===== design/flow/run.sh =====
#!/bin/bash
# the make line also repeats each setting of config.mk as NAME=value (left out here)
make -C /OpenROAD-flow-scripts/flow DESIGN_CONFIG=/design/flow/config.mk WORK_HOME=/design/flow/orfs CLKGATE_MAP_FILE= finish

===== design/flow/config.mk =====
export PLATFORM = sky130hd
export DESIGN_NAME = CONV
export DESIGN_NICKNAME = CONV
export VERILOG_FILES = /design/flow/design.v
export SDC_FILE = /design/flow/constraint.sdc
export NUM_CORES = 4
export LEC_CHECK = 0
export CAP_MARGIN = 20
export CORE_MARGIN = 2
export CORE_UTILIZATION = 72
export CTS_CLUSTER_DIAMETER = 97
export HOLD_SLACK_MARGIN = -0.08
export PLACE_DENSITY = 0.67
export SLEW_MARGIN = 20

===== design/flow/constraint.sdc =====
create_clock -name core_clock -period 7.34 [get_ports {clk}]
set_input_delay 1.4680 -clock core_clock [delete_from_list [all_inputs] [get_ports {clk}]]
set_output_delay 1.4680 -clock core_clock [all_outputs]
set_load 0.01 [all_outputs]

===== design/flow/design.v =====
module  CONV(
	input				clk,
	input				rst_n,
	input 				mode,
	input       		in_valid,
	output reg			out_valid,
	output 		[13:0] 	AWADDR,
	output		 [7:0] 	AWLEN,
	output 				AWVALID,
	input 				AWREADY,
	output reg  [31:0]	WDATA,
	output 				WVALID,
	input 				WREADY,
	output 		[13:0] 	ARADDR,
	output 		 [7:0] 	ARLEN,
	output 				ARVALID,
	input 				ARREADY,
	input		[31:0] 	RDATA,
	input 				RVALID,
	output reg			RREADY
);
localparam WEIGHT1 	= 20'hABC2E;
localparam WEIGHT2 	= 20'hB52E2;
localparam WEIGHT3 	= 20'hAF5C4;
localparam WEIGHT4 	= 20'hE5518;
localparam WEIGHT5 	= 20'h71650;
localparam WEIGHT6 	= 20'hA938B;
localparam WEIGHT7 	= 20'h5251F;
localparam WEIGHT8 	= 20'h7DFC0;
localparam WEIGHT9 	= 20'hEB885;
localparam BIAS 	= 16'h1310;
localparam IDLE 	= 4'd0;
localparam CONV_K1 	= 4'd1;
localparam CONV_K2 	= 4'd2;
localparam CONV_K3 	= 4'd3;
localparam CONV_K4 	= 4'd4;
localparam CONV_K5 	= 4'd5;
localparam CONV_K6 	= 4'd6;
localparam CONV_K7 	= 4'd7;
localparam CONV_K8 	= 4'd8;
localparam CONV_K9 	= 4'd9;
localparam RELU 	= 4'd10;
localparam MUL 		= 4'd11;
localparam READ 	= 4'd12;
localparam WRITE_L0 = 4'd13;
localparam POOL 	= 4'd14;
localparam WRITE_L1 = 4'd15;
reg  		 [3:0] 	state_r, state_w, state_tmp;
reg  		 [5:0]	cnt_x, cnt_y;
reg					mode_;
wire 			 	is_up, is_down, is_left, is_right;
wire 				skip_mul;
wire 		[11:0] 	P1, P2, P3, P4, P5, P6, P7, P8, P9;
wire 		[15:0]  data_in;
wire 		[19:0] 	weight;
reg  signed	[35:0] 	product;
reg 				mul_fin;
reg  signed [36:0]	conv_result;
wire 		[31:0]	relu_result;
reg 		[31:0] 	max_pool_result;
wire 				update_mp_result;
assign is_up 	= (cnt_y == 6'd0  || (cnt_y == 6'd1  && mode_));
assign is_down 	= (cnt_y == 6'd63 || (cnt_y == 6'd62 && mode_));
assign is_left 	= (cnt_x == 6'd0  || (cnt_x == 6'd1  && mode_));
assign is_right = (cnt_x == 6'd63 || (cnt_x == 6'd62 && mode_));
assign skip_mul   = (state_tmp == CONV_K1 && (is_up || is_left)) 	||
					(state_tmp == CONV_K2 && (is_up))				||
					(state_tmp == CONV_K3 && (is_up || is_right)) 	||
					(state_tmp == CONV_K4 && (is_left))				||
					(state_tmp == CONV_K6 && (is_right)) 			||
					(state_tmp == CONV_K7 && (is_down || is_left)) 	||
					(state_tmp == CONV_K8 && (is_down)) 			||
					(state_tmp == CONV_K9 && (is_down || is_right));
assign P1 = (mode_ == 1'b0) ? {cnt_y, cnt_x} - 7'd65 : {cnt_y, cnt_x} - 8'd130;
assign P2 = (mode_ == 1'b0) ? {cnt_y, cnt_x} - 7'd64 : {cnt_y, cnt_x} - 8'd128;
assign P3 = (mode_ == 1'b0) ? {cnt_y, cnt_x} - 6'd63 : {cnt_y, cnt_x} - 7'd126;
assign P4 = (mode_ == 1'b0) ? {cnt_y, cnt_x} - 1'd1  : {cnt_y, cnt_x} - 2'd2  ;
assign P5 = (mode_ == 1'b0) ? {cnt_y, cnt_x}		 : {cnt_y, cnt_x}         ;
assign P6 = (mode_ == 1'b0) ? {cnt_y, cnt_x} + 1'd1	 : {cnt_y, cnt_x} + 2'd2  ;
assign P7 = (mode_ == 1'b0) ? {cnt_y, cnt_x} + 6'd63 : {cnt_y, cnt_x} + 7'd126;
assign P8 = (mode_ == 1'b0) ? {cnt_y, cnt_x} + 7'd64 : {cnt_y, cnt_x} + 8'd128;
assign P9 = (mode_ == 1'b0) ? {cnt_y, cnt_x} + 7'd65 : {cnt_y, cnt_x} + 8'd130;
assign data_in = RDATA[31:16];
assign weight = (state_tmp == CONV_K1) ? WEIGHT1 :
				(state_tmp == CONV_K2) ? WEIGHT2 :
				(state_tmp == CONV_K3) ? WEIGHT3 :
				(state_tmp == CONV_K4) ? WEIGHT4 :
				(state_tmp == CONV_K5) ? WEIGHT5 :
				(state_tmp == CONV_K6) ? WEIGHT6 :
				(state_tmp == CONV_K7) ? WEIGHT7 :
				(state_tmp == CONV_K8) ? WEIGHT8 :
				(state_tmp == CONV_K9) ? WEIGHT9 : 20'd0;
assign ARADDR = (state_tmp == CONV_K1) ? P1 :
				(state_tmp == CONV_K2) ? P2 :
				(state_tmp == CONV_K3) ? P3 :
				(state_tmp == CONV_K4) ? P4 :
				(state_tmp == CONV_K5) ? P5 :
				(state_tmp == CONV_K6) ? P6 :
				(state_tmp == CONV_K7) ? P7 :
				(state_tmp == CONV_K8) ? P8 :
				(state_tmp == CONV_K9) ? P9 : 14'd0;
assign ARLEN = 8'd0;
assign ARVALID = (state_r == READ) && (~skip_mul) && (state_tmp != RELU);
assign AWADDR = (state_r == POOL) ? {4'b1000, cnt_y[5:1], cnt_x[5:1]} : {1'b1, cnt_y, cnt_x};
assign AWLEN = 8'd0;
assign AWVALID = (state_r == RELU || state_r == POOL);
assign WVALID = (state_r == WRITE_L0 || state_r == WRITE_L1);
assign relu_result = (conv_result[36]) ? 32'd0 : conv_result[31:0];
assign update_mp_result = ((WDATA > max_pool_result) && WVALID);
always @(*) begin
	case(state_r)
		IDLE: 		state_w = (in_valid) ? READ : IDLE;
		READ: 		state_w = (ARREADY && ~skip_mul) ? state_tmp : READ;
		CONV_K1: 	state_w = (skip_mul) ? READ : ((RVALID) ? MUL : CONV_K1); 
		CONV_K2: 	state_w = (skip_mul) ? READ : ((RVALID) ? MUL : CONV_K2);
		CONV_K3: 	state_w = (skip_mul) ? READ : ((RVALID) ? MUL : CONV_K3);
		CONV_K4: 	state_w = (skip_mul) ? READ : ((RVALID) ? MUL : CONV_K4);
		CONV_K5: 	state_w = (skip_mul) ? READ : ((RVALID) ? MUL : CONV_K5);
		CONV_K6: 	state_w = (skip_mul) ? READ : ((RVALID) ? MUL : CONV_K6);
		CONV_K7: 	state_w = (skip_mul) ? READ : ((RVALID) ? MUL : CONV_K7);
		CONV_K8: 	state_w = (skip_mul) ? READ : ((RVALID) ? MUL : CONV_K8);
		CONV_K9: 	state_w = (skip_mul) ? RELU : ((RVALID) ? MUL : CONV_K9);
		MUL: 		state_w = (state_tmp == CONV_K9) ? RELU : READ;
		RELU: 		state_w = (AWREADY) ? WRITE_L0 : RELU;
		WRITE_L0: 	state_w = (WREADY) ? ((cnt_x[0] && cnt_y[0]) ? POOL : READ) : WRITE_L0;
		POOL: 		state_w = (AWREADY) ? WRITE_L1 : POOL;
		WRITE_L1: 	state_w = (WREADY) ? ((cnt_x[5:1] == 5'd31 && cnt_y[5:1] == 5'd31) ? IDLE : READ) : WRITE_L1;
	endcase
end
always @(posedge clk or negedge rst_n) begin
	if (!rst_n)	state_r <= IDLE;
	else 		state_r <= state_w;
end
always @(posedge clk or negedge rst_n) begin
	if (!rst_n)								state_tmp <= CONV_K1;
	else if (state_r == RELU)				state_tmp <= CONV_K1;
	else if (state_r == MUL) 				state_tmp <= state_tmp + 4'd1;
	else if (state_r == READ && skip_mul) 	state_tmp <= state_tmp + 4'd1;
end
always @(posedge clk or negedge rst_n) begin
	if (!rst_n)	begin
		cnt_x <= 6'd0;
		cnt_y <= 6'd0;
	end
	else if (state_r == WRITE_L0 && WREADY) begin
		cnt_x <= {cnt_x[5:1], cnt_x[0] + 1'd1};
		cnt_y <= (cnt_x[0]) ? {cnt_y[5:1], cnt_y[0] + 1'd1} : cnt_y;
	end
	else if (state_r == WRITE_L1 && WREADY) begin
		cnt_x <= {cnt_x[5:1] + 5'd1, cnt_x[0]};
		cnt_y <= (cnt_x[5:1] == 5'd31) ? {cnt_y[5:1] + 1'd1, cnt_y[0]} : cnt_y;
	end
end
always @(posedge clk or negedge rst_n) begin
	if (!rst_n)			RREADY <= 1'b0;
	else if (ARVALID)	RREADY <= 1'b1;
	else if (RVALID) 	RREADY <= 1'b0;
end
always @(posedge clk or negedge rst_n) begin
	if (!rst_n)					product <= 36'd0;
	else if (state_w == MUL)	product <= $signed(data_in) * $signed(weight);
end
always @(posedge clk or negedge rst_n) begin
	if (!rst_n)					mul_fin <= 1'b0;
	else if (state_w == MUL) 	mul_fin <= 1'b1;
	else 						mul_fin <= 1'b0;
end
always @(posedge clk or negedge rst_n) begin
	if (!rst_n)					conv_result <= BIAS;
	else if (WVALID && WREADY) 	conv_result <= BIAS;
	else if (mul_fin) 			conv_result <= conv_result + product;
end
always @(posedge clk or negedge rst_n) begin
	if (!rst_n)								max_pool_result <= 32'd0;
	else if (state_r == WRITE_L1 && WREADY) max_pool_result <= 32'd0;
	else if (update_mp_result) 				max_pool_result <= WDATA;
end
always @(posedge clk or negedge rst_n) begin
	if (!rst_n)						WDATA <= 32'd0;
	else if (state_w == WRITE_L0)	WDATA <= relu_result;
	else if (state_w == WRITE_L1)	WDATA <= max_pool_result;
	else 							WDATA <= WDATA;
end
always @(posedge clk or negedge rst_n) begin
	if (!rst_n)							out_valid <= 1'b0;
	else if (WREADY && state_w == IDLE) out_valid <= 1'b1;
	else 								out_valid <= 1'b0;
end
always @(posedge clk or negedge rst_n) begin
	if (!rst_n)			mode_ <= 1'b0;
	else if (in_valid) 	mode_ <= mode;
	else 				mode_ <= mode_;
end
endmodule

==> results of run 1 <==
==> through the flow <==
step / TNS (ns)
3_5_place_dp: -8.27
3_3_place_gp: -6.21
2_1_floorplan: 0
5_1_grt: -13.56
6_report: -14.62
4_1_cts: 0
==> cell type report <==
type	instances	area [sq um]	area share [%]
Tap cell	448	561	1.93
Inverter	479	1800	6.18
Antenna cell	6	15.0	0.0516
Clock buffer	18	429	1.47
Clock inverter	14	139	0.477
Sequential cell	161	4040	13.9
Multi-Input combinational cell	2098	18500	63.7
Timing Repair Buffer	399	3590	12.3
==> what timing repair did <==
item                                    in CTS  in global routing
buffers inserted                             9                 40
endpoints found under the setup margin      14                 19
resized                                     55                196
hold buffers                                 0                  0
pin swaps                                   17                109
cloned                                       1                  0
hold endpoints to repair                     0                  0
==> per-layer routing <==
layer  track usage, %  up-vias  routed length (um)
met5                0        -                 352
met4             25.9       12               10000
met1             53.3    11759               30000
li1                 -     9879                   -
met2             71.8     2498               40200
met3             8.26      990               14300
==> Slide: Implementation Results, run 1 <==
Key Metrics from the Run

Run status
  – Status: complete, but fails checks
  – Failed Checks: setup timing

Placement
  – Final HPWL DP: 56.2 mm
  – Cells after DPL: 3535
  – Placer's final routability congestion estimate: 1.02
  – Buffers on Ports: 86
  – Pre-CTS setup slack: -0.656 ns
  – Dpl cell area: 27200 sq um

STA
  – Fmax: 119 MHz
  – Final setup margin: -1.04 ns
  – Rel. slew slack: 29.1%
  – Final Slew Violations: 0
  – RSZ-0062 raised after global routing: true
  – Hold WS: 0.494 ns
  – Minimum clock period: 8.38 ns
  – Final number of setup-violating endpoints: 21
  – Final Cycle Share: 114%
  – Tightest Pin Transition: 1.05 ns
  – Final hold viol count: 0
  – Final clock skew: 0.0152 ns

Drt
  – Detail Route Antenna Nets: 0
  – Final WL: 94.8 mm
  – 1st-pass router iterations: 17
  – Vias per inst: 6.94
  – Wire per inst: 26.2 um
  – Via count: 25138
  – DRT iter0 DRCs: 3750
  – Post-route DRC: 0

Synth
  – Main flop type: dfrtp_1
  – Top-count cell post-synth: inv_1
  – Yosys reg bits: 161
  – Post-synthesis cell area: 24200 sq um
  – Synth top cells by count: 474 x inv_1, 319 x fa_1, 295 x nand2_1, 227 x a21oi_1, 179 x ha_1
  – Post-Synth Adder-Cell Area: 35.7%
  – Asr flop ratio synth: 100%
  – Post-synth seq share: 16.7%
  – Chip area in the Yosys report: 24200 sq um
  – Post-synth EDFFs: 0
  – Dominant comb cell: adder cells
  – AND-OR/OR-AND Cells, Area Fraction: 15.3%
  – Synth area leader: fa_1
  – Unique cell types: 80
  – # Cells Yosys: 2882
  – XOR Share, Synth: 3.55%
  – Ys Warns: 1
  – Post-synth area hogs: fa_1 26%, dfrtp_1 16%, ha_1 9.3%
  – Yosys simple share: 16.8%
  – Synth mux share: 1.42%
  – Area leader share: 26.4%
  – Post-synthesis cell count: 2882
  – Avg Inst Size Synth: 8.39 sq um

Die
  – Num ports: 121
  – Num rows: 67
  – Core box area: 33300 sq um
  – Initial core utilization: 72.6%
  – Die area: 35000 sq um
  – Die Wd: 187 um
  – Die height: 187 um

Critical path
  – FF-to-FF path depth: 33
  – Arr. time, crit path: 8.69 ns
  – R2R Path Start: state_tmp[0]
  – WP buf/inv: 11
  – CP endpoint: product[33]
  – R2r setup slk: -1.04 ns
  – Reg-to-Reg End: product[33]
  – WP data required: 7.65 ns
  – CP Launch Point: state_tmp[0]
  – CP delay by family, top: adder cells
  – Max incr delay on CP: 0.85 ns
  – Most common cell type on the critical path: fa_1
  – CP Class: reg -> reg
  – CP Launch Type: flip-flop
  – Crit. End Element: flip-flop
  – Slowest cell on crit path: fa_1
  – Worst-path fanout max: 5
  – Cell depth of the worst setup path: 33

Clock network
  – Clock transition at the registers of the reported paths: 0.07 ns
  – CTS Buf Count: 17
  – Clock sinks: 161
  – CTS Root Cell: clkbuf_16
  – Clk ins delay skew pair: 0.45 ns
  – CTS Buffer Depth: 2
  – CTS tree: yes
  – CTS H-Tree Depth: 4

GRT
  – Largest net degree at the start of global routing: 83
  – Antenna violations before repair: 6
  – GRT Util Overall: 43.4%
  – Vias in the first global route: 23581
  – Grt ovf: 0
  – First-pass GRT wire length: 121 mm

Finish
  – Fillers: 1445
  – Final net count: 3694
  – Core Util, Final: 87.5%
  – Finished Cell Area: 29100 sq um
  – P&R area growth vs syn: 20.5%
  – Non-Filler Instances: 3623

Hold path
  – Hold Path Stages: 2
  – Worst min-delay path class: reg -> reg
  – HP Start: product[7]
  – Hold Crit Endpoint: product[7]

Job
  – Tool Warnings: 60
  – Max cap viols: 0
==> run 2: changes to the inputs <==
- CTS_CLUSTER_DIAMETER: 97 -> unset
- HOLD_SLACK_MARGIN: -0.08 -> unset
- SETUP_SLACK_MARGIN: unset -> 2.13
- clock period: 7.34 -> 7.33 ns (I/O delays scaled with it)
==> Slide: Implementation Results, run 2 <==
Key Metrics from the Run

Synth
  – Ys Warns: 1 (unchanged)
  – AND-OR/OR-AND Cells, Area Fraction: 15.3% (unchanged)
  – Synth mux share: 1.42% (unchanged)
  – Yosys simple share: 16.8% (unchanged)
  – Top-count cell post-synth: inv_1
  – Main flop type: dfrtp_1
  – Chip area in the Yosys report: 24200 sq um (unchanged)
  – # Cells Yosys: 2882 (unchanged)
  – Post-synthesis cell area: 24200 sq um (unchanged)
  – Dominant comb cell: adder cells
  – XOR Share, Synth: 3.55% (unchanged)
  – Asr flop ratio synth: 100% (unchanged)
  – Avg Inst Size Synth: 8.39 sq um (unchanged)
  – Post-synth seq share: 16.7% (unchanged)
  – Synth top cells by count: 474 x inv_1, 319 x fa_1, 295 x nand2_1, 227 x a21oi_1, 179 x ha_1
  – Unique cell types: 80 (unchanged)
  – Post-Synth Adder-Cell Area: 35.7% (unchanged)
  – Area leader share: 26.4% (unchanged)
  – Post-synth EDFFs: 0 (unchanged)
  – Yosys reg bits: 161 (unchanged)
  – Post-synthesis cell count: 2882 (unchanged)
  – Post-synth area hogs: fa_1 26%, dfrtp_1 16%, ha_1 9.3%
  – Synth area leader: fa_1

Clock network
  – Cts hold-fix bufs: 0 (unchanged)
  – CTS Root Cell: clkbuf_16
  – CTS Buffer Depth: 2 (unchanged)
  – CTS Buf Count: 17 (unchanged)
  – CTS H-Tree Depth: 4 (unchanged)
  – Clock sinks: 161 (unchanged)

Placement
  – Pre-CTS setup slack: -0.563 ns (+0.0931 ns)
  – Final HPWL DP: 57.5 mm (+2.4%)
  – Buffers on Ports: 86 (unchanged)
  – Placer's final routability congestion estimate: 1.01 (-1.3%)

Die
  – Die height: 187 um (unchanged)
  – Die area: 35000 sq um (unchanged)
  – Initial core utilization: 72.6% (unchanged)
  – Num ports: 121 (unchanged)
  – Die Wd: 187 um (unchanged)
  – Core box area: 33300 sq um (unchanged)
  – Num rows: 67 (unchanged)

Run status
  – Status: aborted with a tool error
  – Stopped at: global routing (5_1_grt)
[run 2: per-stage QoR]
step	util, %	area [sq um]	TNS (ns)	hold WS [ns]	instances
CTS	88.3	29400	0	0.497	3595
detailed placement	82.8	27600	-7.21	0.477	3491
global placement	82.8	27600	-4.16	0.466	3491
floorplan	-	25200	0	0.456	2899
[run 2: what timing repair did]
| action | in CTS |
|---|---|
| setup endpoints to repair | 36 |
| pin swaps | 134 |
| setup buffers | 65 |
| resized | 160 |
| cloned | 8 |
==> run 3: changes to the inputs <==
- CTS_CLUSTER_DIAMETER: unset -> 247
- CTS_CLUSTER_SIZE: unset -> 97
- PLACE_DENSITY: 0.67 -> unset
- SETUP_SLACK_MARGIN: 2.13 -> unset
- TNS_END_PERCENT: unset -> 10
- clock period: 7.33 -> 4.61 ns (I/O delays scaled with it)
==> Slide: Implementation Results, run 3 <==
Key Metrics from the Run

GRT
  – GRT Util Overall: 81.1%
  – Grt ovf: 99

Run status
  – Status: aborted with a tool error
  – Error message: [ERROR GRT-0232] Routing congestion too high. Check the congestion heatmap in the GUI.
  – Stopped at: global routing (5_1_grt)

Synth
  – Avg Inst Size Synth: 8.39 sq um (unchanged)
  – Main flop type: dfrtp_1
  – Unique cell types: 80 (unchanged)
  – # Cells Yosys: 2882 (unchanged)
  – AND-OR/OR-AND Cells, Area Fraction: 15.3% (unchanged)
  – XOR Share, Synth: 3.55% (unchanged)
  – Chip area in the Yosys report: 24200 sq um (unchanged)
  – Synth mux share: 1.42% (unchanged)
  – Area leader share: 26.4% (unchanged)
  – Ys Warns: 1 (unchanged)
  – Asr flop ratio synth: 100% (unchanged)
  – Post-synthesis cell count: 2882 (unchanged)
  – Post-synthesis cell area: 24200 sq um (unchanged)
  – Synth area leader: fa_1
  – Post-Synth Adder-Cell Area: 35.7% (unchanged)
  – Synth top cells by count: 474 x inv_1, 319 x fa_1, 295 x nand2_1, 227 x a21oi_1, 179 x ha_1
  – Yosys simple share: 16.8% (unchanged)
  – Post-synth EDFFs: 0 (unchanged)
  – Top-count cell post-synth: inv_1
  – Dominant comb cell: adder cells
  – Post-synth area hogs: fa_1 26%, dfrtp_1 16%, ha_1 9.3%
  – Yosys reg bits: 161 (unchanged)
  – Post-synth seq share: 16.7% (unchanged)

Placement
  – Dpl cell area: 27900 sq um (+1.1%)
  – Final HPWL DP: 61.3 mm (+6.5%)
  – Cells after DPL: 3596 (+3.0%)
  – Placer's final routability congestion estimate: 1.05 (+4.2%)
  – Buffers on Ports: 86 (unchanged)

Die
  – Core box area: 33300 sq um (unchanged)
  – Num rows: 67 (unchanged)
  – Num ports: 121 (unchanged)
  – Die height: 187 um (unchanged)
  – Initial core utilization: 72.6% (unchanged)
  – Die Wd: 187 um (unchanged)
  – Die area: 35000 sq um (unchanged)

Clock network
  – CTS Root Cell: clkbuf_16
  – CTS Buf Count: 17 (unchanged)
  – CTS H-Tree Depth: 4 (unchanged)
  – CTS Buffer Depth: 2 (unchanged)
  – Clock sinks: 161 (unchanged)
[run 3: metal layers]
layer | GRT overflow | track usage [%]
met5 | 0 | 39.4
met1 | 1 | 80.7
met3 | 0 | 68.9
met4 | 43 | 83.1
met2 | 55 | 94.5
[run 3: timing repair]
action | 4_1_cts
buffers inserted | 65
hold buffers | 0
pin swaps | 174
gates resized | 213
endpoints found under the hold margin | 0
endpoints found under the setup margin | 32
[run 3: metrics by stage]
stage,worst slack [ns]
4_1_cts,-2.44
2_1_floorplan,-2.45
3_5_place_dp,-2.91
3_3_place_gp,-2.57
==> run 4: changes to the inputs <==
- CORE_UTILIZATION: 72 -> 66
- CTS_CLUSTER_DIAMETER: 247 -> 353
- CTS_CLUSTER_SIZE: 97 -> 43
- SETUP_SLACK_MARGIN: unset -> -0.32
- SLEW_MARGIN: 20 -> 35
- TNS_END_PERCENT: 10 -> unset
- clock period: 4.61 -> 3.61 ns (I/O delays scaled with it)
==> Slide: Implementation Results, run 4 <==
Key Metrics from the Run

Run status
  – Status: complete, but fails checks
  – Failed Checks: setup timing

Synth
  – Yosys reg bits: 161 (unchanged)
  – Ys Warns: 1 (unchanged)
  – Area leader share: 26.4% (unchanged)
  – Chip area in the Yosys report: 24200 sq um (unchanged)
  – Unique cell types: 80 (unchanged)
  – Post-synth seq share: 16.7% (unchanged)
  – Post-synthesis cell count: 2882 (unchanged)
  – Avg Inst Size Synth: 8.39 sq um (unchanged)
  – XOR Share, Synth: 3.55% (unchanged)
  – Asr flop ratio synth: 100% (unchanged)
  – Synth mux share: 1.42% (unchanged)
  – Post-synth area hogs: fa_1 26%, dfrtp_1 16%, ha_1 9.3%
  – Top-count cell post-synth: inv_1
  – Post-Synth Adder-Cell Area: 35.7% (unchanged)
  – Synth top cells by count: 474 x inv_1, 319 x fa_1, 295 x nand2_1, 227 x a21oi_1, 179 x ha_1
  – Post-synthesis cell area: 24200 sq um (unchanged)
  – AND-OR/OR-AND Cells, Area Fraction: 15.3% (unchanged)
  – Post-synth EDFFs: 0 (unchanged)
  – # Cells Yosys: 2882 (unchanged)
  – Main flop type: dfrtp_1
  – Yosys simple share: 16.8% (unchanged)
  – Synth area leader: fa_1
  – Dominant comb cell: adder cells

GRT
  – Largest net degree at the start of global routing: 65
  – Vias in the first global route: 25582
  – Grt ovf: 0
  – First-pass GRT wire length: 135 mm
  – GRT Util Overall: 45.3%
  – Antenna violations before repair: 5

Critical path
  – Max incr delay on CP: 0.86 ns
  – Cell depth of the worst setup path: 28
  – CP endpoint: product[33]
  – Worst-path fanout max: 5
  – R2R Path Start: state_tmp[0]
  – WP buf/inv: 9
  – CP delay by family, top: adder cells
  – CP Launch Type: flip-flop
  – Arr. time, crit path: 8.26 ns
  – Reg-to-Reg End: product[33]
  – Most common cell type on the critical path: fa_1
  – WP data required: 3.93 ns
  – Slowest cell on crit path: fa_1
  – Crit. End Element: flip-flop
  – CP Class: reg -> reg
  – FF-to-FF path depth: 28
  – R2r setup slk: -4.33 ns
  – CP Launch Point: state_tmp[0]

STA
  – Final number of setup-violating endpoints: 52
  – Final hold viol count: 0
  – Rel. slew slack: 36.8%
  – Final Slew Violations: 0
  – Final setup margin: -4.33 ns
  – Tightest Pin Transition: 0.938 ns
  – Fmax: 126 MHz
  – Minimum clock period: 7.94 ns
  – Final clock skew: 0.0131 ns
  – TNS Setup: -110.37 ns
  – Final Cycle Share: 220%
  – RSZ-0062 raised after global routing: true

Clock network
  – Clock transition at the registers of the reported paths: 0.08 ns
  – CTS H-Tree Depth: 4 (unchanged)
  – CTS Buffer Depth: 2 (unchanged)
  – Clock sinks: 161 (unchanged)
  – CTS tree: yes
  – Clk ins delay skew pair: 0.46 ns
  – Cts hold-fix bufs: 0 (unchanged)
  – CTS Root Cell: clkbuf_16
  – CTS Buf Count: 17 (unchanged)

Die
  – Core box area: 36300 sq um (+9.2%)
  – Die Wd: 195 um (+4.4%)
  – Die height: 195 um (+4.4%)
  – Initial core utilization: 66.5% (-6.1 points)
  – Num ports: 121 (unchanged)
  – Die area: 38200 sq um (+8.9%)
  – Num rows: 70 (+4.5%)

Drt
  – Via count: 25419
  – 1st-pass router iterations: 10
  – DRT iter0 DRCs: 3145
  – Vias per inst: 6.72
  – Post-route DRC: 0
  – Detail Route Antenna Nets: 0
  – Wire per inst: 25.4 um
  – Final WL: 96.2 mm

Placement
  – Buffers on Ports: 86 (unchanged)
  – Pre-CTS setup slack: -3.86 ns (-0.943 ns)
  – Cells after DPL: 3679 (+2.3%)
  – Final HPWL DP: 61.6 mm (+0.49%)
  – Placer's final routability congestion estimate: 0.984 (-6.4%)

Finish
  – Final net count: 3839
  – Fillers: 1740
  – Non-Filler Instances: 3784
  – P&R area growth vs syn: 29.5%

Job
  – Tool Warnings: 61
  – Max cap viols: 0

Hold path
  – Worst min-delay path class: in -> async
-- run 4: what timing repair did --
| item | 4_1_cts | 5_1_grt |
|---|---|---|
| gates resized | 184 | 197 |
| cloned | 3 | 0 |
| pin swaps | 79 | 160 |
| endpoints found under the setup margin | 42 | 43 |
| buffers inserted | 36 | 37 |
-- run 4: layer usage --
metal  routed length, um  part of all wire, %  track usage, %
met5                  53                0.055               0
met4               10100                   10            31.6
met3               11500                   12            9.07
met2               43700                   45            76.6
met1               30900                   32            52.0
-- run 4: per-stage QoR --
step | instance area, sq um | util, % | hold slack [ns]
3_3_place_gp | 28800 | 79.3 | 0.467
3_5_place_dp | 28800 | 79.3 | 0.476
4_1_cts | 30400 | 83.7 | 0.250
6_report | 31300 | 86.1 | 0.219
5_1_grt | 31300 | 86.1 | 0.275
2_1_floorplan | 25100 | - | 0.426
-- run 4: area by class of cell --
| cell class | instances | area [sq um] | share of cell area (%) |
|---|---|---|---|
| multi-input combinational | 2098 | 19500 | 62.3 |
| sequential | 161 | 4040 | 12.9 |
| clock inverter | 15 | 188 | 0.600 |
| timing repair buffer | 544 | 4750 | 15.2 |
| antenna | 2 | 5.00 | 0.0160 |
| clock buffer | 17 | 425 | 1.36 |
| inverter | 479 | 1810 | 5.79 |
| tap | 468 | 586 | 1.87 |
==> run 5: changes to the inputs <==
- CORE_UTILIZATION: 66 -> 72
- CTS_CLUSTER_DIAMETER: 353 -> unset
- CTS_CLUSTER_SIZE: 43 -> unset
- PLACE_DENSITY: unset -> 0.67
- SETUP_SLACK_MARGIN: -0.32 -> unset
- SLEW_MARGIN: 35 -> 20
- clock period: 3.61 -> 7.52 ns (I/O delays scaled with it)
==> Slide: Implementation Results, run 5 <==
Key Metrics from the Run

Synth
  – Yosys reg bits: 161 (unchanged)
  – Synth area leader: fa_1
  – Area leader share: 26.4% (unchanged)
  – Post-synth EDFFs: 0 (unchanged)
  – Synth top cells by count: 474 x inv_1, 319 x fa_1, 295 x nand2_1, 227 x a21oi_1, 179 x ha_1
  – Main flop type: dfrtp_1
  – # Cells Yosys: 2882 (unchanged)
  – Yosys simple share: 16.8% (unchanged)
  – Asr flop ratio synth: 100% (unchanged)
  – Unique cell types: 80 (unchanged)
  – Dominant comb cell: adder cells
  – Chip area in the Yosys report: 24200 sq um (unchanged)
  – Post-synth seq share: 16.7% (unchanged)
  – AND-OR/OR-AND Cells, Area Fraction: 15.3% (unchanged)
  – Post-synthesis cell area: 24200 sq um (unchanged)
  – Top-count cell post-synth: inv_1
  – Post-Synth Adder-Cell Area: 35.7% (unchanged)
  – Synth mux share: 1.42% (unchanged)
  – Ys Warns: 1 (unchanged)
  – XOR Share, Synth: 3.55% (unchanged)
  – Post-synthesis cell count: 2882 (unchanged)
  – Post-synth area hogs: fa_1 26%, dfrtp_1 16%, ha_1 9.3%
  – Avg Inst Size Synth: 8.39 sq um (unchanged)

GRT
  – Grt ovf: 0 (unchanged)
  – GRT Util Overall: 44.5% (-0.80 points)
  – Vias in the first global route: 23949 (-6.4%)
  – Antenna violations before repair: 9 (+4)
  – GR Layer Usage met1: 53.6% (+1.6 points)
  – M3 GR Usage: 8.57% (-0.49 points)
  – Largest net degree at the start of global routing: 90 (+38%)
  – GRT busiest layer: met2
  – First-pass GRT wire length: 123 mm (-8.6%)
  – Met2 Use GR: 74.5% (-2.0 points)

STA
  – RSZ-0062 raised after global routing: true
  – Tightest Pin Transition: 1.12 ns (+0.177 ns)
  – TNS Setup: -7.95 ns (+102.42 ns)
  – Final setup margin: -0.605 ns (+3.73 ns)
  – Final Cycle Share: 108% (-110 points)
  – Rel. slew slack: 25.1% (-12 points)
  – Fmax: 123 MHz (-2.2%)
  – Final hold viol count: 0 (unchanged)
  – Final number of setup-violating endpoints: 20 (-62%)
  – Minimum clock period: 8.13 ns (+0.182 ns)
  – Hold WS: 0.487 ns (+0.267 ns)
  – Final clock skew: 0.0145 ns (+0.00144 ns)
  – Final Slew Violations: 0 (unchanged)

Clock network
  – CTS tree: yes
  – Clock transition at the registers of the reported paths: 0.07 ns (about the same)
  – Cts hold-fix bufs: 0 (unchanged)
  – Clk ins delay skew pair: 0.45 ns (about the same)
  – CTS Buffer Depth: 2 (unchanged)
  – CTS Buf Count: 17 (unchanged)
  – CTS Root Cell: clkbuf_16
  – Clock sinks: 161 (unchanged)
  – CTS H-Tree Depth: 4 (unchanged)

Job
  – Tool Warnings: 59 (-3.3%)
  – Max cap viols: 0 (unchanged)

Drt
  – Post-route DRC: 0 (unchanged)
  – 1st-pass router iterations: 8 (-2)
  – Final WL: 89.2 mm (-7.3%)
  – Detail Route Antenna Nets: 0 (unchanged)
  – Vias per inst: 6.75 (+0.52%)
  – Via count: 24349 (-4.2%)
  – Wire per inst: 24.7 um (-2.8%)
  – DRT iter0 DRCs: 3309 (+5.2%)

Die
  – Die Wd: 187 um (-4.2%)
  – Core box area: 33300 sq um (-8.4%)
  – Num ports: 121 (unchanged)
  – Die height: 187 um (-4.2%)
  – Die area: 35000 sq um (-8.2%)
  – Num rows: 67 (-4.3%)
  – Initial core utilization: 72.6% (+6.1 points)

Finish
  – Final net count: 3675 (-4.3%)
  – Fillers: 1634 (-6.1%)
  – Non-Filler Instances: 3606 (-4.7%)
  – Storage cell area: 4040 sq um (about the same)
  – P&R area growth vs syn: 18.9%
  – Gate Area: 18400 sq um (-5.8%)

Critical path
  – Slowest cell on crit path: dfstp_2
  – FF-to-FF path depth: 30 (+7.1%)
  – R2r setup slk: -0.61 ns (+3.73 ns)
  – CP Launch Type: flip-flop
  – WP buf/inv: 11 (+2)
  – Max incr delay on CP: 0.63 ns (-0.23 ns)
  – Cell depth of the worst setup path: 30 (+7.1%)
  – Arr. time, crit path: 8.41 ns (+0.15 ns)
  – Most common cell type on the critical path: fa_1
  – CP endpoint: product[23]
  – CP Class: reg -> reg
  – R2R Path Start: state_tmp[0]
  – Reg-to-Reg End: product[23]
  – WP data required: 7.80 ns (+3.87 ns)
  – CP delay by family, top: adder cells
  – Crit. End Element: flip-flop
  – CP Launch Point: state_tmp[0]
  – Worst-path fanout max: 6 (+1)

Placement
  – Buffers on Ports: 86 (unchanged)
  – Cells after DPL: 3536 (-3.9%)
  – Pre-CTS setup slack: -0.755 ns (+3.10 ns)
  – Placer's final routability congestion estimate: 0.980 (-0.43%)
  – Final HPWL DP: 57.9 mm (-6.0%)

Hold path
  – Hold Path Stages: 1
  – Hold Crit Endpoint: RREADY
  – HP Start: RREADY
  – Worst min-delay path class: reg -> reg

Run status
  – Status: complete, but fails checks
  – Failed Checks: setup timing
==> run 5: per-layer routing <==
metal  vias to the layer above  part of all wire [%]
li1                       9826                     -
met1                     11461                    32
met2                      2240                    44
met3                       814                    13
met4                         8                    10
met5                         -                  0.11
==> run 5: layout make-up <==
type                            count  area share [%]
Antenna cell                        8          0.0696
Clock buffer                       19            1.51
Clock inverter                     13           0.588
Inverter                          479            6.27
Multi-Input combinational cell   2098            63.9
Sequential cell                   161            14.0
Tap cell                          448            1.95
Timing Repair Buffer              380            11.7
==> run 5: through the flow <==
step | utilization [%] | cell area (sq um)
6_report | 86.4 | 28700
5_1_grt | 86.3 | 28700
4_1_cts | 84.1 | 28000
3_5_place_dp | 81.5 | 27100
3_3_place_gp | 81.5 | 27100
2_1_floorplan | - | 24200
==> run 5: what timing repair did <==
action	in CTS	in global routing
pin swaps	25	107
setup buffers	6	25
endpoints found under the setup margin	14	19
gates resized	53	129
==> run 6: changes to the inputs <==
- CORE_UTILIZATION: 72 -> 37
- PLACE_DENSITY: 0.67 -> unset
- clock period: 7.52 -> 9.54 ns (I/O delays scaled with it)
==> Slide: Implementation Results, run 6 <==
Key Metrics from the Run

Run status
  – Status: no timing/DRC/antenna violations

Synth
  – Chip area in the Yosys report: 24200 sq um (unchanged)
  – Post-synth EDFFs: 0 (unchanged)
  – Synth mux share: 1.42% (unchanged)
  – Avg Inst Size Synth: 8.39 sq um (unchanged)
  – Area leader share: 26.4% (unchanged)
  – Dominant comb cell: adder cells
  – Unique cell types: 80 (unchanged)
  – Post-Synth Adder-Cell Area: 35.7% (unchanged)
  – Yosys simple share: 16.8% (unchanged)
  – Asr flop ratio synth: 100% (unchanged)
  – XOR Share, Synth: 3.55% (unchanged)
  – Yosys reg bits: 161 (unchanged)
  – Synth area leader: fa_1
  – Post-synthesis cell count: 2882 (unchanged)
  – # Cells Yosys: 2882 (unchanged)
  – Synth top cells by count: 474 x inv_1, 319 x fa_1, 295 x nand2_1, 227 x a21oi_1, 179 x ha_1
  – Ys Warns: 1 (unchanged)
  – Top-count cell post-synth: inv_1
  – Post-synth area hogs: fa_1 26%, dfrtp_1 16%, ha_1 9.3%
  – Post-synthesis cell area: 24200 sq um (unchanged)
  – Post-synth seq share: 16.7% (unchanged)
  – AND-OR/OR-AND Cells, Area Fraction: 15.3% (unchanged)
  – Main flop type: dfrtp_1

Critical path
  – FF-to-FF path depth: 26 (-13%)
  – Crit. End Element: flip-flop
  – Worst-path fanout max: 16 (+10)
  – CP Launch Point: state_tmp[0]
  – WP data required: 9.85 ns (+2.05 ns)
  – CP endpoint: product[35]
  – Slowest cell on crit path: fa_1
  – Most common cell type on the critical path: fa_1
  – WP buf/inv: 6 (-5)
  – R2r setup slk: 0.88 ns (+1.48 ns)
  – Reg-to-Reg End: product[35]
  – Max incr delay on CP: 0.73 ns (+0.10 ns)
  – R2R Path Start: state_tmp[0]
  – CP Launch Type: flip-flop
  – Arr. time, crit path: 8.97 ns (+0.56 ns)
  – Cell depth of the worst setup path: 26 (-13%)
  – CP Class: reg -> reg
  – CP delay by family, top: adder cells

Finish
  – Storage cell area: 4040 sq um (unchanged)
  – Final net count: 3447 (-6.2%)
  – Fillers: 6571 (+300%)
  – Gate Area: 17700 sq um (-3.5%)
  – Finished Cell Area: 26600 sq um (-7.6%)
  – P&R area growth vs syn: 9.96%

STA
  – Final hold viol count: 0 (unchanged)
  – RSZ-0062 raised after global routing: false
  – Minimum clock period: 8.66 ns (+0.537 ns)
  – Rel. slew slack: 29.4% (+4.3 points)
  – Final number of setup-violating endpoints: 0 (-100%)
  – Final Slew Violations: 0 (unchanged)
  – Tightest Pin Transition: 1.06 ns (-0.0564 ns)
  – Final Cycle Share: 90.8% (-17 points)
  – Final clock skew: 0.0166 ns (+0.00207 ns)
  – TNS Setup: 0 ns (+7.95 ns)
  – Hold WS: 0.486 ns (-0.00101 ns)
  – Fmax: 115 MHz (-6.2%)

Drt
  – Final WL: 65.2 mm (-27%)
  – Post-route DRC: 0 (unchanged)
  – Vias per inst: 5.19 (-23%)
  – Antenna diodes: 0 (-8)
  – Via count: 19603 (-19%)
  – DRT iter0 DRCs: 1357 (-59%)
  – Wire per inst: 17.3 um (-30%)
  – 1st-pass router iterations: 6 (-2)
  – Detail Route Antenna Nets: 0 (unchanged)

Hold path
  – Hold Path Stages: 1 (unchanged)
  – Hold Crit Endpoint: RREADY
  – HP Start: RREADY
  – Worst min-delay path class: reg -> reg

Die
  – Die area: 67400 sq um (+92%)
  – Die height: 260 um (+39%)
  – Die Wd: 260 um (+39%)
  – Initial core utilization: 37.5% (-35 points)
  – Num rows: 93 (+39%)
  – Core box area: 64500 sq um (+94%)
  – Num ports: 121 (unchanged)

Clock network
  – Clk ins delay skew pair: 0.45 ns (about the same)
  – CTS Buf Count: 17 (unchanged)
  – CTS Root Cell: clkbuf_16
  – CTS tree: yes
  – Number of gates resized after cts: 0 (-100%)
  – Post-CTS Setup Inserts: 0 (-6)
  – Clock sinks: 161 (unchanged)
  – CTS H-Tree Depth: 4 (unchanged)
  – Cts hold-fix bufs: 0 (unchanged)
  – Clock transition at the registers of the reported paths: 0.08 ns (about the same)
  – CTS Buffer Depth: 2 (unchanged)

Placement
  – Dpl cell area: 26000 sq um (-4.2%)
  – Final HPWL DP: 52.2 mm (-9.9%)
  – Buffers on Ports: 86 (unchanged)
  – Placer's final routability congestion estimate: 0.918 (-6.4%)

GRT
  – GRT Util Overall: 20.1% (-24 points)
  – First-pass GRT wire length: 109 mm (-11%)
  – Vias in the first global route: 19851 (-17%)
  – Largest net degree at the start of global routing: 68 (-24%)
  – Antenna violations before repair: 0 (-9)
  – Grt ovf: 0 (unchanged)

Job
  – Tool Warnings: 56 (-5.1%)
  – Max cap viols: 0 (unchanged)
## run 6: through the flow
step                      worst slack (ns)  instances  util, %
after global routing                 0.333       3777     41.2
final                                0.878       3777     41.2
after CTS                            0.876       3777     41.2
after floorplan                       1.64       2899        -
after detailed placement             0.498       3745     40.3
after global placement               0.492       3745     40.3
## run 6: layer usage
metal / global-route usage (%) / vias up / part of all wire (%)
li1: - / 9391 / -
met1: 28.6 / 9558 / 47
met2: 32.1 / 565 / 45
met3: 2.18 / 89 / 5.3
met4: 6.10 / 0 / 2.7
met5: 0 / - / 0
## run 6: layout make-up
type / instances / share of cell area (%)
Clock buffer: 17 / 1.60
Multi-Input combinational cell: 2098 / 66.7
Sequential cell: 161 / 15.2
Clock inverter: 15 / 0.621
Timing Repair Buffer: 152 / 5.11
Tap cell: 855 / 4.03
Inverter: 479 / 6.77
==> run 7: changes to the inputs <==
- ABC_AREA: unset -> 1
- CAP_MARGIN: 20 -> 5
- CORE_UTILIZATION: 37 -> 72
- SETUP_SLACK_MARGIN: unset -> 2.05
- clock period: 9.54 -> 7.04 ns (I/O delays scaled with it)
==> Slide: Implementation Results, run 7 <==
Key Metrics from the Run

Run status
  – Status: aborted with a tool error
  – Stopped at: global routing (5_1_grt)
  – Error message: [ERROR GRT-0116] Global routing finished with congestion. Check the congestion regions in the DRC Viewer.

Die
  – Die Wd: 190 um (-27%)
  – Core box area: 33700 sq um (-48%)
  – Die height: 190 um (-27%)
  – Num ports: 121 (unchanged)
  – Num rows: 67 (-28%)
  – Initial core utilization: 73.6% (+36 points)
  – Die area: 36000 sq um (-47%)

Synth
  – Chip area in the Yosys report: 24800 sq um (+2.7%)
  – Dominant comb cell: adder cells
  – # Cells Yosys: 3429 (+19%)
  – Asr flop ratio synth: 100% (unchanged)
  – Ys Warns: 1 (unchanged)
  – Synth mux share: 0% (-1.4 points)
  – Yosys reg bits: 161 (unchanged)
  – Post-synth area hogs: fa_1 26%, dfrtp_1 16%, nand2_1 11%
  – Main flop type: dfrtp_1
  – Post-synthesis cell area: 24800 sq um (+2.7%)
  – Avg Inst Size Synth: 7.24 sq um (-14%)
  – Synth area leader: fa_1
  – Synth top cells by count: 749 x nand2_1, 719 x inv_1, 388 x nor2_1, 319 x fa_1, 214 x o21ai_0
  – Post-synth seq share: 16.3% (-0.44 points)
  – Area leader share: 25.7% (-0.69 points)
  – Yosys simple share: 22.0% (+5.2 points)
  – Post-synth EDFFs: 0 (unchanged)
  – XOR Share, Synth: 2.44% (-1.1 points)
  – Post-Synth Adder-Cell Area: 34.8% (-0.93 points)
  – Post-synthesis cell count: 3429 (+19%)
  – Top-count cell post-synth: nand2_1
  – Unique cell types: 53 (-34%)
  – AND-OR/OR-AND Cells, Area Fraction: 11.1% (-4.2 points)

Clock network
  – CTS H-Tree Depth: 4 (unchanged)
  – CTS Root Cell: clkbuf_16
  – CTS Buf Count: 17 (unchanged)
  – CTS Buffer Depth: 2 (unchanged)
  – Clock sinks: 161 (unchanged)

GRT
  – GRT Util Overall: 62.6%
  – Grt ovf: 4

Placement
  – Buffers on Ports: 86 (unchanged)
  – Final HPWL DP: 66.1 mm (+27%)
  – Cells after DPL: 4125 (+10%)
  – Placer's final routability congestion estimate: 1.07 (+16%)
  – Pre-CTS setup slack: -0.587 ns (-1.09 ns)
## run 7: stage by stage
step	cell area, sq um	util, %	hold WS (ns)
2_1_floorplan	25900	-	0.448
3_3_place_gp	28600	84.8	0.466
3_5_place_dp	28600	84.8	0.469
4_1_cts	30200	89.6	0.487
## run 7: timing repair
item                       4_1_cts
cloned                           1
setup endpoints to repair       33
setup buffers                   72
pin swaps                      101
resized                        146
hold buffers                     0
## run 7: layer usage
layer  GRT overflow  track usage, %
met5              0            7.14
met3              0            37.6
met2              2            85.7
met1              0            67.0
met4              2            55.7
==> run 8: changes to the inputs <==
- ABC_AREA: 1 -> 0
- CAP_MARGIN: 5 -> 40
- CTS_CLUSTER_DIAMETER: unset -> 372
- CTS_CLUSTER_SIZE: unset -> 95
- PLACE_DENSITY: unset -> 0.4
- SETUP_SLACK_MARGIN: 2.05 -> unset
- clock period: 7.04 -> 3.98 ns (I/O delays scaled with it)
==> Slide: Implementation Results, run 8 <==
Key Metrics from the Run

Synth
  – Post-synth area hogs: fa_1 26%, dfrtp_1 16%, ha_1 9.3%
  – Unique cell types: 80 (+51%)
  – Yosys simple share: 16.8% (-5.2 points)
  – XOR Share, Synth: 3.55% (+1.1 points)
  – Avg Inst Size Synth: 8.39 sq um (+16%)
  – Yosys reg bits: 161 (unchanged)
  – Dominant comb cell: adder cells
  – Synth top cells by count: 474 x inv_1, 319 x fa_1, 295 x nand2_1, 227 x a21oi_1, 179 x ha_1
  – Asr flop ratio synth: 100% (unchanged)
  – Synth area leader: fa_1
  – Ys Warns: 1 (unchanged)
  – # Cells Yosys: 2882 (-16%)
  – Post-Synth Adder-Cell Area: 35.7% (+0.93 points)
  – Post-synth seq share: 16.7% (+0.44 points)
  – Chip area in the Yosys report: 24200 sq um (-2.6%)
  – Main flop type: dfrtp_1
  – Synth mux share: 1.42% (+1.4 points)
  – Post-synth EDFFs: 0 (unchanged)
  – Post-synthesis cell count: 2882 (-16%)
  – Top-count cell post-synth: inv_1
  – Area leader share: 26.4% (+0.69 points)
  – AND-OR/OR-AND Cells, Area Fraction: 15.3% (+4.2 points)
  – Post-synthesis cell area: 24200 sq um (-2.6%)

Clock network
  – CTS Buf Count: 17 (unchanged)
  – CTS Buffer Depth: 2 (unchanged)
  – CTS H-Tree Depth: 4 (unchanged)
  – Clock sinks: 161 (unchanged)
  – Cts hold-fix bufs: 0 (unchanged)
  – CTS Root Cell: clkbuf_16

Die
  – Initial core utilization: 72.6% (-1.0 points)
  – Num rows: 67 (unchanged)
  – Die area: 35000 sq um (-2.6%)
  – Core box area: 33300 sq um (-1.2%)
  – Num ports: 121 (unchanged)
  – Die height: 187 um (-1.3%)
  – Die Wd: 187 um (-1.3%)

Placement
  – Final HPWL DP: 63.5 mm (-4.0%)
  – Pre-CTS setup slack: -3.65 ns (-3.07 ns)
  – Buffers on Ports: 86 (unchanged)
  – Placer's final routability congestion estimate: 1.04 (-2.3%)

GRT
  – Grt ovf: 756
  – GRT Util Overall: 93.0%

Run status
  – Stopped at: global routing (5_1_grt)
  – Status: aborted with a tool error
  – Error message: [ERROR GRT-0232] Routing congestion too high. Check the congestion heatmap in the GUI.
==> run 8: layer usage <==
metal,overflow,global-route usage [%]
met1,23,90.4
met3,18,81.9
met2,433,104
met4,280,101
met5,2,58.8
==> run 8: repair_timing <==
item / in CTS
setup buffers: 42
gates cloned: 2
pin swaps: 125
endpoints found under the setup margin: 42
resized: 184
==> run 8: stage by stage <==
| step | hold slack [ns] | cells | area, sq um |
|---|---|---|---|
| after floorplan | 0.456 | 2899 | 25100 |
| after global placement | 0.464 | 3629 | 28600 |
| after detailed placement | 0.481 | 3630 | 28600 |
| after CTS | 0.369 | 3706 | 30200 |
==> run 9: changes to the inputs <==
- ABC_AREA: 0 -> unset
- CAP_MARGIN: 40 -> 20
- CORE_ASPECT_RATIO: unset -> 0.5
- CTS_CLUSTER_DIAMETER: 372 -> 307
- CTS_CLUSTER_SIZE: 95 -> 98
- SETUP_SLACK_MARGIN: unset -> 0.9
- TNS_END_PERCENT: unset -> 10
- clock period: 3.98 -> 7.07 ns (I/O delays scaled with it)
==> Slide: Implementation Results, run 9 <==
Key Metrics from the Run

Synth
  – Dominant comb cell: adder cells
  – Post-synth EDFFs: 0 (unchanged)
  – # Cells Yosys: 2882 (unchanged)
  – Post-synthesis cell count: 2882 (unchanged)
  – Post-Synth Adder-Cell Area: 35.7% (unchanged)
  – Synth mux share: 1.42% (unchanged)
  – Chip area in the Yosys report: 24200 sq um (unchanged)
  – Top-count cell post-synth: inv_1
  – Yosys simple share: 16.8% (unchanged)
  – Post-synthesis cell area: 24200 sq um (unchanged)
  – Main flop type: dfrtp_1
  – Yosys reg bits: 161 (unchanged)
  – Asr flop ratio synth: 100% (unchanged)
  – Area leader share: 26.4% (unchanged)
  – AND-OR/OR-AND Cells, Area Fraction: 15.3% (unchanged)
  – Post-synth area hogs: fa_1 26%, dfrtp_1 16%, ha_1 9.3%
  – Unique cell types: 80 (unchanged)
  – XOR Share, Synth: 3.55% (unchanged)
  – Synth area leader: fa_1
  – Post-synth seq share: 16.7% (unchanged)
  – Avg Inst Size Synth: 8.39 sq um (unchanged)
  – Synth top cells by count: 474 x inv_1, 319 x fa_1, 295 x nand2_1, 227 x a21oi_1, 179 x ha_1
  – Ys Warns: 1 (unchanged)

Critical path
  – R2r setup slk: -0.92 ns
  – CP Launch Point: RDATA[31]
  – R2R Path Start: state_tmp[0]
  – Slowest cell on crit path: fa_1
  – Cell depth of the worst setup path: 22
  – CP delay by family, top: adder cells
  – FF-to-FF path depth: 27
  – Arr. time, crit path: 8.28 ns
  – CP Class: in -> reg
  – CP Launch Type: input port
  – Crit-path cells: clkdlybuf4s50_1 > clkinv_2 > buf_4 > nor2_2 > fa_1 > fa_1 > fa_1 > fa_1 > fa_1 > inv_1 > fa_1 > inv_1 > ha_4 > and3_1 > buf_4 > nand2_1 > nor4_2 > a21oi_2 > o311ai_1 > a21oi_1 > xor2_1 > o21ai_0
  – Max incr delay on CP: 0.67 ns
  – Most common cell type on the critical path: fa_1
  – Crit. End Element: flip-flop
  – Worst-path fanout max: 7
  – WP data required: 7.36 ns
  – Reg-to-Reg End: product[34]
  – WP buf/inv: 6
  – CP endpoint: product[34]

STA
  – Final Cycle Share: 113%
  – Minimum clock period: 7.99 ns
  – Final clock skew: 0.0173 ns
  – TNS Setup: -9.64 ns
  – Final number of setup-violating endpoints: 21
  – Fmax: 125 MHz
  – RSZ-0062 raised after global routing: true
  – Rel. slew slack: 31.1%
  – Tightest Pin Transition: 1.03 ns
  – Final hold viol count: 0
  – Final setup margin: -0.922 ns
  – Final Slew Violations: 0

Clock network
  – CTS tree: yes
  – Clock transition at the registers of the reported paths: 0.08 ns
  – CTS Buf Count: 17 (unchanged)
  – CTS H-Tree Depth: 4 (unchanged)
  – Cts hold-fix bufs: 0 (unchanged)
  – Clk ins delay skew pair: 0.44 ns
  – CTS Root Cell: clkbuf_16
  – Clock sinks: 161 (unchanged)
  – CTS Buffer Depth: 2 (unchanged)

Die
  – Num ports: 121 (unchanged)
  – Die Wd: 263 um (+41%)
  – Die height: 134 um (-29%)
  – Initial core utilization: 73.1% (+0.51 points)
  – Die area: 35100 sq um (+0.26%)
  – Core box area: 33000 sq um (-0.70%)
  – Num rows: 47 (-30%)

Run status
  – Status: complete, but fails checks
  – Failed Checks: setup timing

Drt
  – Via count: 24095
  – Post-route DRC: 0
  – 1st-pass router iterations: 9
  – Detail Route Antenna Nets: 0
  – Vias per inst: 6.66
  – Wire per inst: 23.9 um
  – Final WL: 86.3 mm
  – DRT iter0 DRCs: 3788
  – Antenna diodes: 0

Hold path
  – Hold Crit Endpoint: product[0]
  – Hold Path Stages: 2
  – Worst min-delay path class: reg -> reg
  – HP Start: product[0]

GRT
  – First-pass GRT wire length: 126 mm
  – GRT Util Overall: 46.1%
  – Vias in the first global route: 23785
  – Grt ovf: 0
  – Antenna violations before repair: 3
  – Largest net degree at the start of global routing: 72

Job
  – Max cap viols: 0
  – Tool Warnings: 62

Placement
  – Dpl cell area: 27400 sq um (-4.1%)
  – Buffers on Ports: 86 (unchanged)
  – Placer's final routability congestion estimate: 1.02 (-2.2%)
  – Final HPWL DP: 57.1 mm (-10%)

Finish
  – Final net count: 3700
  – Finished Cell Area: 28900 sq um
  – P&R area growth vs syn: 19.7%
[run 9: cell type report]
type | instances | area (sq um)
Clock inverter | 15 | 188
Clock buffer | 17 | 425
Tap cell | 441 | 552
Inverter | 479 | 1800
Timing Repair Buffer | 405 | 3510
Sequential cell | 161 | 4040
Multi-Input combinational cell | 2098 | 18400
Fill cell | 1608 | 4120
[run 9: what timing repair did]
item,CTS,global route
resized,101,46
hold endpoints to repair,0,0
pin swaps,93,36
endpoints found under the setup margin,26,28
setup buffers,33,9
gates cloned,2,0
[run 9: per-layer routing]
metal / global-route usage (%) / up-vias / wire length, um
met5: 0 / - / 164
met4: 22.6 / 8 / 6510
met3: 13.9 / 683 / 13600
met2: 70.9 / 2208 / 36400
met1: 60.2 / 11320 / 29600
li1: - / 9876 / -
[run 9: through the flow]
stage          cells  util, %  setup slack (ns)  hold WS, ns
3_5_place_dp    3540     83.0            -0.894        0.485
6_report        3616     87.5            -0.922        0.501
4_1_cts         3607     86.9           -0.0753        0.500
5_1_grt         3616     87.5             -1.12        0.523
2_1_floorplan   2899        -            0.0216        0.456
3_3_place_gp    3540     83.0            -0.681        0.465
==> run 10: changes to the inputs <==
- ABC_AREA: unset -> 1
- CORE_ASPECT_RATIO: 0.5 -> unset
- CTS_CLUSTER_DIAMETER: 307 -> 379
- CTS_CLUSTER_SIZE: 98 -> 97
- PLACE_DENSITY: 0.4 -> unset
- SETUP_SLACK_MARGIN: 0.9 -> unset
- TNS_END_PERCENT: 10 -> unset
- clock period: 7.07 -> 4.86 ns (I/O delays scaled with it)
==> Slide: Implementation Results, run 10 <==
Key Metrics from the Run

Die
  – Die height: 190 um (+42%)
  – Die Wd: 190 um (-28%)
  – Core box area: 33700 sq um (+2.0%)
  – Die area: 36000 sq um (+2.4%)
  – Num rows: 67 (+43%)
  – Num ports: 121 (unchanged)
  – Initial core utilization: 73.6% (+0.51 points)

Synth
  – AND-OR/OR-AND Cells, Area Fraction: 11.1% (-4.2 points)
  – Post-synthesis cell count: 3429 (+19%)
  – XOR Share, Synth: 2.44% (-1.1 points)
  – Synth area leader: fa_1
  – Top-count cell post-synth: nand2_1
  – Area leader share: 25.7% (-0.69 points)
  – Ys Warns: 1 (unchanged)
  – Post-synth seq share: 16.3% (-0.44 points)
  – Unique cell types: 53 (-34%)
  – Chip area in the Yosys report: 24800 sq um (+2.7%)
  – Asr flop ratio synth: 100% (unchanged)
  – Synth top cells by count: 749 x nand2_1, 719 x inv_1, 388 x nor2_1, 319 x fa_1, 214 x o21ai_0
  – Post-synth area hogs: fa_1 26%, dfrtp_1 16%, nand2_1 11%
  – Synth mux share: 0% (-1.4 points)
  – Post-synthesis cell area: 24800 sq um (+2.7%)
  – Avg Inst Size Synth: 7.24 sq um (-14%)
  – Post-Synth Adder-Cell Area: 34.8% (-0.93 points)
  – Main flop type: dfrtp_1
  – Dominant comb cell: adder cells
  – Yosys simple share: 22.0% (+5.2 points)
  – # Cells Yosys: 3429 (+19%)
  – Yosys reg bits: 161 (unchanged)
  – Post-synth EDFFs: 0 (unchanged)

Placement
  – Final HPWL DP: 69.9 mm (+22%)
  – Buffers on Ports: 86 (unchanged)
  – Placer's final routability congestion estimate: 1.07 (+4.7%)
  – Pre-CTS setup slack: -2.26 ns (-1.37 ns)

Clock network
  – Clock sinks: 161 (unchanged)
  – CTS Buffer Depth: 2 (unchanged)
  – CTS H-Tree Depth: 4 (unchanged)
  – CTS Root Cell: clkbuf_16
  – Cts hold-fix bufs: 0 (unchanged)
  – CTS Buf Count: 17 (unchanged)

Run status
  – Stopped at: global routing (5_1_grt)
  – Error message: [ERROR GRT-0116] Global routing finished with congestion. Check the congestion regions in the DRC Viewer.
  – Status: aborted with a tool error

GRT
  – Grt ovf: 164
  – GRT Util Overall: 81.8%
==> run 10: repair_timing <==
item / CTS
pin swaps: 219
cloned: 2
setup buffers: 80
gates resized: 304
hold endpoints to repair: 0
endpoints found under the setup margin: 31
==> run 10: per-stage QoR <==
step | util, % | hold WS, ns | std cells | cell area, sq um
after CTS | 92.9 | 0.492 | 4307 | 31300
after global placement | 86.3 | 0.466 | 4196 | 29100
after floorplan | - | 0.448 | 3446 | 25800
after detailed placement | 86.4 | 0.477 | 4197 | 29100
==> run 10: per-layer routing <==
metal,track usage (%),GRT overflow
met5,31.6,0
met4,85.2,83
met3,68.0,0
met2,96.5,80
met1,81.3,1
==> run 11: changes to the inputs <==
- ABC_AREA: 1 -> 0
- CELL_PAD_IN_SITES_DETAIL_PLACEMENT: unset -> 0
- CTS_CLUSTER_DIAMETER: 379 -> 362
- CTS_CLUSTER_SIZE: 97 -> 49
- GPL_ROUTABILITY_DRIVEN: unset -> 1
- HOLD_SLACK_MARGIN: unset -> -0.08
- PLACE_DENSITY_LB_ADDON: unset -> 0.0
- SETUP_SLACK_MARGIN: unset -> -0.86
- TNS_END_PERCENT: unset -> 80
- clock period: 4.86 -> 12.4 ns (I/O delays scaled with it)
==> Slide: Implementation Results, run 11 <==
Key Metrics from the Run

Critical path
  – Cell depth of the worst setup path: 21
  – CP Class: in -> reg
  – R2R Path Start: state_tmp[1]
  – CP delay by family, top: adder cells
  – FF-to-FF path depth: 27
  – Most common cell type on the critical path: fa_1
  – CP Launch Point: RDATA[31]
  – Crit. End Element: flip-flop
  – Max incr delay on CP: 0.66 ns
  – Worst-path fanout max: 17
  – WP buf/inv: 4
  – CP endpoint: product[35]
  – Crit-path cells: clkdlybuf4s50_1 > clkinv_1 > nor2_1 > fa_1 > fa_1 > fa_1 > fa_1 > fa_1 > inv_1 > fa_1 > inv_1 > ha_1 > a21oi_1 > o21ai_0 > or3_1 > nor3_1 > o21ai_0 > a221oi_1 > a21oi_1 > xnor2_1 > o21ai_0
  – WP data required: 12.70 ns
  – CP Launch Type: input port
  – Slowest cell on crit path: nor2_1
  – Arr. time, crit path: 9.82 ns
  – R2r setup slk: 2.97 ns
  – Reg-to-Reg End: product[34]

GRT
  – Antenna violations before repair: 0
  – Vias in the first global route: 21822
  – Grt ovf: 0
  – Largest net degree at the start of global routing: 102
  – GRT Util Overall: 39.9%
  – First-pass GRT wire length: 112 mm

Drt
  – Wire per inst: 20.3 um
  – Vias per inst: 6.29
  – Final WL: 68.0 mm
  – 1st-pass router iterations: 5
  – Via count: 21016
  – Post-route DRC: 0
  – DRT iter0 DRCs: 2087
  – Detail Route Antenna Nets: 0
  – Antenna diodes: 0

Synth
  – Area leader share: 26.4% (+0.69 points)
  – Synth area leader: fa_1
  – Main flop type: dfrtp_1
  – Avg Inst Size Synth: 8.39 sq um (+16%)
  – Post-synth area hogs: fa_1 26%, dfrtp_1 16%, ha_1 9.3%
  – Post-synthesis cell count: 2882 (-16%)
  – Post-synth seq share: 16.7% (+0.44 points)
  – Dominant comb cell: adder cells
  – Ys Warns: 1 (unchanged)
  – Post-synth EDFFs: 0 (unchanged)
  – AND-OR/OR-AND Cells, Area Fraction: 15.3% (+4.2 points)
  – Synth top cells by count: 474 x inv_1, 319 x fa_1, 295 x nand2_1, 227 x a21oi_1, 179 x ha_1
  – Asr flop ratio synth: 100% (unchanged)
  – Unique cell types: 80 (+51%)
  – Top-count cell post-synth: inv_1
  – Post-synthesis cell area: 24200 sq um (-2.6%)
  – Synth mux share: 1.42% (+1.4 points)
  – XOR Share, Synth: 3.55% (+1.1 points)
  – Post-Synth Adder-Cell Area: 35.7% (+0.93 points)
  – Yosys simple share: 16.8% (-5.2 points)
  – Chip area in the Yosys report: 24200 sq um (-2.6%)
  – Yosys reg bits: 161 (unchanged)
  – # Cells Yosys: 2882 (-16%)

Run status
  – Status: no timing/DRC/antenna violations

Clock network
  – CTS Buf Count: 17 (unchanged)
  – Clock sinks: 161 (unchanged)
  – CTS Root Cell: clkbuf_16
  – Cts hold-fix bufs: 0 (unchanged)
  – Post-CTS Setup Inserts: 0 (-100%)
  – CTS tree: yes
  – CTS H-Tree Depth: 4 (unchanged)
  – Clock transition at the registers of the reported paths: 0.07 ns
  – Number of gates resized after cts: 0 (-100%)
  – Clk ins delay skew pair: 0.44 ns
  – CTS Buffer Depth: 2 (unchanged)

Die
  – Die Wd: 187 um (-1.3%)
  – Num ports: 121 (unchanged)
  – Die height: 187 um (-1.3%)
  – Num rows: 67 (unchanged)
  – Core box area: 33300 sq um (-1.2%)
  – Initial core utilization: 72.6% (-1.0 points)
  – Die area: 35000 sq um (-2.6%)

STA
  – Tightest Pin Transition: 1.04 ns
  – Final hold viol count: 0
  – Final Cycle Share: 76.8%
  – Fmax: 105 MHz
  – Final clock skew: 0.0177 ns
  – Rel. slew slack: 29.9%
  – Hold WS: 0.486 ns
  – Final Slew Violations: 0
  – TNS Setup: 0 ns
  – Final number of setup-violating endpoints: 0
  – Minimum clock period: 9.53 ns
  – RSZ-0062 raised after global routing: false

Finish
  – Final net count: 3419
  – P&R area growth vs syn: 6.96%

Hold path
  – Hold Path Stages: 1
  – HP Start: RREADY
  – Hold Crit Endpoint: RREADY
  – Worst min-delay path class: reg -> reg

Placement
  – Placer's final routability congestion estimate: 1.01 (-5.5%)
  – Buffers on Ports: 86 (unchanged)
  – Final HPWL DP: 52.5 mm (-25%)

Job
  – Max cap viols: 0
  – Tool Warnings: 58
[run 11: cell type report]
cell class              instances  area, sq um
inverters                     479         1800
clock buffers                  18          439
flip-flops and latches        161         4040
well taps                     448          561
fillers                      2263         7430
clock inverters                14          166
repair buffers                124         1150
multi-input cells            2098        17700
[run 11: per-layer routing]
| layer | up-vias | wire, um | share of wire [%] | global-route usage, % |
|---|---|---|---|---|
| met5 | - | 0 | 0 | 0 |
| met4 | 0 | 3460 | 5.1 | 19.5 |
| met3 | 257 | 6540 | 9.6 | 6.57 |
| met2 | 1231 | 32300 | 47 | 65.8 |
| met1 | 10202 | 25700 | 38 | 51.8 |
| li1 | 9326 | - | - | - |
[run 11: metrics by stage]
stage / std cells / cell area [sq um] / setup slack, ns / utilization, %
2_1_floorplan: 2899 / 24200 / 3.92 / -
3_3_place_gp: 3310 / 25200 / 2.65 / 75.8
3_5_place_dp: 3310 / 25200 / 2.54 / 75.8
4_1_cts: 3342 / 25800 / 3.00 / 77.7
5_1_grt: 3342 / 25800 / 2.49 / 77.7
6_report: 3342 / 25800 / 2.87 / 77.7
